## top
module top(
    input rst, clk,
    input [11:0] ar, ai, br, bi,
    output [23:0] Pi, Pr
);
    wire PP1_CE, PP2_CE, a_sel, b_sel, add, PI_CE, PR_CE;
    control_unit uut1(
        .clk(clk),
        .rst(rst),
        .a_sel(a_sel),
        .b_sel(b_sel),
        .PP1_CE(PP1_CE),
        .PP2_CE(PP2_CE),
        .add(add),
        .PR_CE(PR_CE),
        .PI_CE(PI_CE)
    );
    datapath uut2(
        .clk(clk),
        .rst(rst),
        .a_sel(a_sel),
        .b_sel(b_sel),
        .PP1_CE(PP1_CE),
        .PP2_CE(PP2_CE),
        .add(add),
        .PR_CE(PR_CE),
        .PI_CE(PI_CE),
        .ar(ar),
        .ai(ai),
        .br(br),
        .bi(bi),
        .Pr(Pr),
        .Pi(Pi)
    );
endmodule
For scale: ~1600 cells after synthesis, ~100 flip-flops, roughly 11000 um^2 of cells after synthesis.
Settings: LEC_CHECK=0, ABC_AREA=1, CAP_MARGIN=20, CELL_PAD_IN_SITES_DETAIL_PLACEMENT=2, CELL_PAD_IN_SITES_GLOBAL_PLACEMENT=3, CORE_MARGIN=4, CORE_UTILIZATION=54, CTS_CLUSTER_DIAMETER=303, CTS_CLUSTER_SIZE=81, GPL_TIMING_DRIVEN=0, HOLD_SLACK_MARGIN=0.19, MIN_ROUTING_LAYER=met1, PLACE_DENSITY=0.76, SETUP_SLACK_MARGIN=0.52, SLEW_MARGIN=25; clock period 5.16 ns.
run.sh (not shown) runs the stock make flow with config.mk's settings and CLKGATE_MAP_FILE=.
The starting point did not get past global placement without I/O on GPL-0301.
==> next run, changes <==
ABC_AREA = unset   (was 1)
CELL_PAD_IN_SITES_DETAIL_PLACEMENT = unset   (was 2)
CELL_PAD_IN_SITES_GLOBAL_PLACEMENT = unset   (was 3)
CORE_MARGIN = 5   (was 4)
CORE_UTILIZATION = 40   (was 54)
CTS_CLUSTER_DIAMETER = unset   (was 303)
CTS_CLUSTER_SIZE = unset   (was 81)
GPL_TIMING_DRIVEN = unset   (was 0)
HOLD_SLACK_MARGIN = unset   (was 0.19)
MAX_ROUTING_LAYER = met4   (was unset)
MIN_ROUTING_LAYER = unset   (was met1)
PLACE_DENSITY = unset   (was 0.76)
SETUP_SLACK_MARGIN = unset   (was 0.52)
SLEW_MARGIN = 20   (was 25)
clock period = 7.0 ns   (was 5.16 ns; I/O delays follow)
After rerunning: The changed run produced a clean layout; synthesized cell count decreases by 23%; area after synthesis drops by 6.1%; die area rises by 28%.
==> next run, changes <==
CORE_MARGIN = 4   (was 5)
MAX_ROUTING_LAYER = unset   (was met4)
clock period = 9.76 ns   (was 7.0 ns; I/O delays follow)
=>
- The new run ran to the end with no violations
- non-clock buffer count shrinks by 41
- die size is lower by 2.3%
- worst setup slack gets better by 1.6 ns
- count of clock-buffer cells in the layout is lower by 1
- first-iteration DRC count goes up by 19%
- hold slack gets worse by 0.0056 ns
- routed wire length stays flat
- cell count goes down by 2.4%
- via count came out lower by 1.3%
- design area goes down by 2.1%
==> next run, changes <==
CORE_MARGIN = 2   (was 4)
CORE_UTILIZATION = 63   (was 40)
CTS_CLUSTER_DIAMETER = 270   (was unset)
CTS_CLUSTER_SIZE = 98   (was unset)
clock period = 7.0 ns   (was 9.76 ns; I/O delays follow)
Die area went down by well over a third.
Area after synthesis is unchanged.
Global-route usage went up by 13 points.

========
== v58 ==
The RTL this note starts from:
==> flow/design.v <==
module control_unit(
    input clk, rst,
    output reg a_sel, b_sel, PP1_CE, PP2_CE, add, PR_CE, PI_CE
);
    parameter S1 = 3'b001,
              S2 = 3'b010,
              S3 = 3'b011,
              S4 = 3'b100,
              S5 = 3'b101;
    reg [2:0] state, next;
    always @(posedge clk or posedge rst) begin
        if (rst)
            state <= S1;
        else
            state <= next;
    end
    always @(*) begin
        next = S1;
        PP1_CE = 0;
        PP2_CE = 0;
        add = 0;
        PR_CE = 0;
        PI_CE = 0;
        a_sel = 0;
        b_sel = 0;
        case (state) 
            S1: begin
					if(!rst)
                next = S2;
                PP1_CE = 1;
            end
            S2: begin
                next = S3;
                a_sel = 1;
                b_sel = 1;					 
                PP2_CE = 1;
            end
            S3: begin
                next = S4;
                b_sel = 1;
                PP1_CE = 1;					
                add = 1;
                PR_CE = 1;
            end
            S4: begin
                next = S5;
                a_sel = 1;
                PP2_CE = 1;
            end
            S5: begin
                next = S1;
                PI_CE = 1;
            end
        endcase
    end
endmodule
module datapath(
    input clk, rst,
    input a_sel, b_sel, PP1_CE, PP2_CE, add, PR_CE, PI_CE,
    input [11:0] ar, ai, br, bi,
    output reg [23:0] Pr, Pi
);
    wire [11:0] a_mux, b_mux;
    reg [23:0] PP1, PP2, PPs;
    wire [23:0] pro;
    assign a_mux = a_sel ? ai : ar;
    assign b_mux = b_sel ? bi : br;
    assign pro = a_mux * b_mux;  
    always @(posedge clk or posedge rst) begin
        if (rst) begin
            PP1 <= 0;
            PP2 <= 0;
        end else begin
            if (PP1_CE) 
                PP1 <= pro;
            if (PP2_CE) 
                PP2 <= pro;
        end
    end
    always @(*) begin
        if (!add)
            PPs = PP1 + PP2;
        else
            PPs = PP1 - PP2;
    end
    always @(posedge clk or posedge rst) begin
        if (rst) begin
            Pr <= 0;
            Pi <= 0;
        end else begin
            if (PR_CE) 
                Pr <= PPs;
            if (PI_CE) 
                Pi <= PPs;
        end
    end
endmodule
module top(
    input rst, clk,
    input [11:0] ar, ai, br, bi,
    output [23:0] Pi, Pr
);
    wire PP1_CE, PP2_CE, a_sel, b_sel, add, PI_CE, PR_CE;
    control_unit uut1(
        .clk(clk),
        .rst(rst),
        .a_sel(a_sel),
        .b_sel(b_sel),
        .PP1_CE(PP1_CE),
        .PP2_CE(PP2_CE),
        .add(add),
        .PR_CE(PR_CE),
        .PI_CE(PI_CE)
    );
    datapath uut2(
        .clk(clk),
        .rst(rst),
        .a_sel(a_sel),
        .b_sel(b_sel),
        .PP1_CE(PP1_CE),
        .PP2_CE(PP2_CE),
        .add(add),
        .PR_CE(PR_CE),
        .PI_CE(PI_CE),
        .ar(ar),
        .ai(ai),
        .br(br),
        .bi(bi),
        .Pr(Pr),
        .Pi(Pi)
    );
endmodule
Settings: LEC_CHECK=0, ABC_AREA=1, CAP_MARGIN=40, CELL_PAD_IN_SITES_DETAIL_PLACEMENT=2, CELL_PAD_IN_SITES_GLOBAL_PLACEMENT=0, CORE_MARGIN=2, CORE_UTILIZATION=17, GPL_ROUTABILITY_DRIVEN=0, GPL_TIMING_DRIVEN=0, MAX_ROUTING_LAYER=met4, PLACE_DENSITY_LB_ADDON=0.05, SLEW_MARGIN=20, TNS_END_PERCENT=55; clock period 5.28 ns.
Every stage of v58 finished as expected; the final checks, on the other hand, flagged setup timing, which means the layout fails.
Here is what was changed in the inputs of v47 compared with v58.
- a change of CORE_UTILIZATION from 17 to 70
- an added HOLD_SLACK_MARGIN of 0.28
- an added CTS_CLUSTER_DIAMETER of 380
- a change of GPL_TIMING_DRIVEN from 0 to 1
- a change of CELL_PAD_IN_SITES_GLOBAL_PLACEMENT from 0 to 2
- a change of CORE_MARGIN from 2 to 6
- an added SETUP_SLACK_MARGIN of 1.26
- a change of GPL_ROUTABILITY_DRIVEN from 0 to 1
Notes after the runs:
- v47 terminated abnormally: global placement without I/O (3_1_place_gp_skip_io) reported FLW-0024.
- Initial core utilization on v47 is up relative to v58.
- Comparing v58 and v47, row count is lower on v47.
- Reported for v58 and v47, post-synth tally of flip-flops with integrated enable turned out identical to the last digit.
Modified inputs, v1 compared to v47
- CORE_UTILIZATION: 70 -> 17
- GPL_ROUTABILITY_DRIVEN: 1 -> 0
- GPL_TIMING_DRIVEN: 1 -> 0
[summary]
As far as average cell area after synthesis goes, v47 and v1 are indistinguishable; the numbers are identical.
There was hardly any difference in adder and majority cell fraction of the synthesized area between v1 and v47.
Floorplan die height is lower on v47
Count of flip-flops with a built-in enable after synthesis across v1 and v47: no real change.
Cell row count: v1 vs v47 up 48
Reported for v1 and v47, simple-gate share of the synthesized area turned out identical to the last digit.
Nothing crashed in v1 and all stages finished; the problem is that the final layout failed, the offending checks being setup timing.
Higher core area among v1 and v47: v1
Per the comparison of v1 with v47, width of the die increased by about 90% relative to the old numbers, chip area increased by 53,000 um2 relative to the old numbers, synthesized net count closely matched the old numbers.
Tally of unique sky130hd cells used after synthesis: v47 vs v1 identical
What v2 does differently from v1 at the input level:
- CTS_CLUSTER_DIAMETER removed (was 380)
- CAP_MARGIN changed from 40 to 20
- MAX_ROUTING_LAYER removed (was met4)
- CORE_MARGIN changed from 6 to 2
- SETUP_SLACK_MARGIN removed (was 1.26)
- CELL_PAD_IN_SITES_GLOBAL_PLACEMENT changed from 2 to 0
- HOLD_SLACK_MARGIN removed (was 0.28)
- GPL_ROUTABILITY_DRIVEN removed (was 0)
Results
From the logs: v2 reached the end of the flow and failed the layout checks with setup timing.
Between v1 and v2, the difference in total number of vias is negligible.
Lower starting density of the core was reported by v2, not v1.
Required time reported for the critical path endpoint ended up 50 ps higher on v2 than on v1.
Going from v1 to v2, the wire length was found to have gone down by 1200 um.
v1 → v2: hold violation total from the final report comparable; total met2 wirelength after detailed routing saw a decrease.
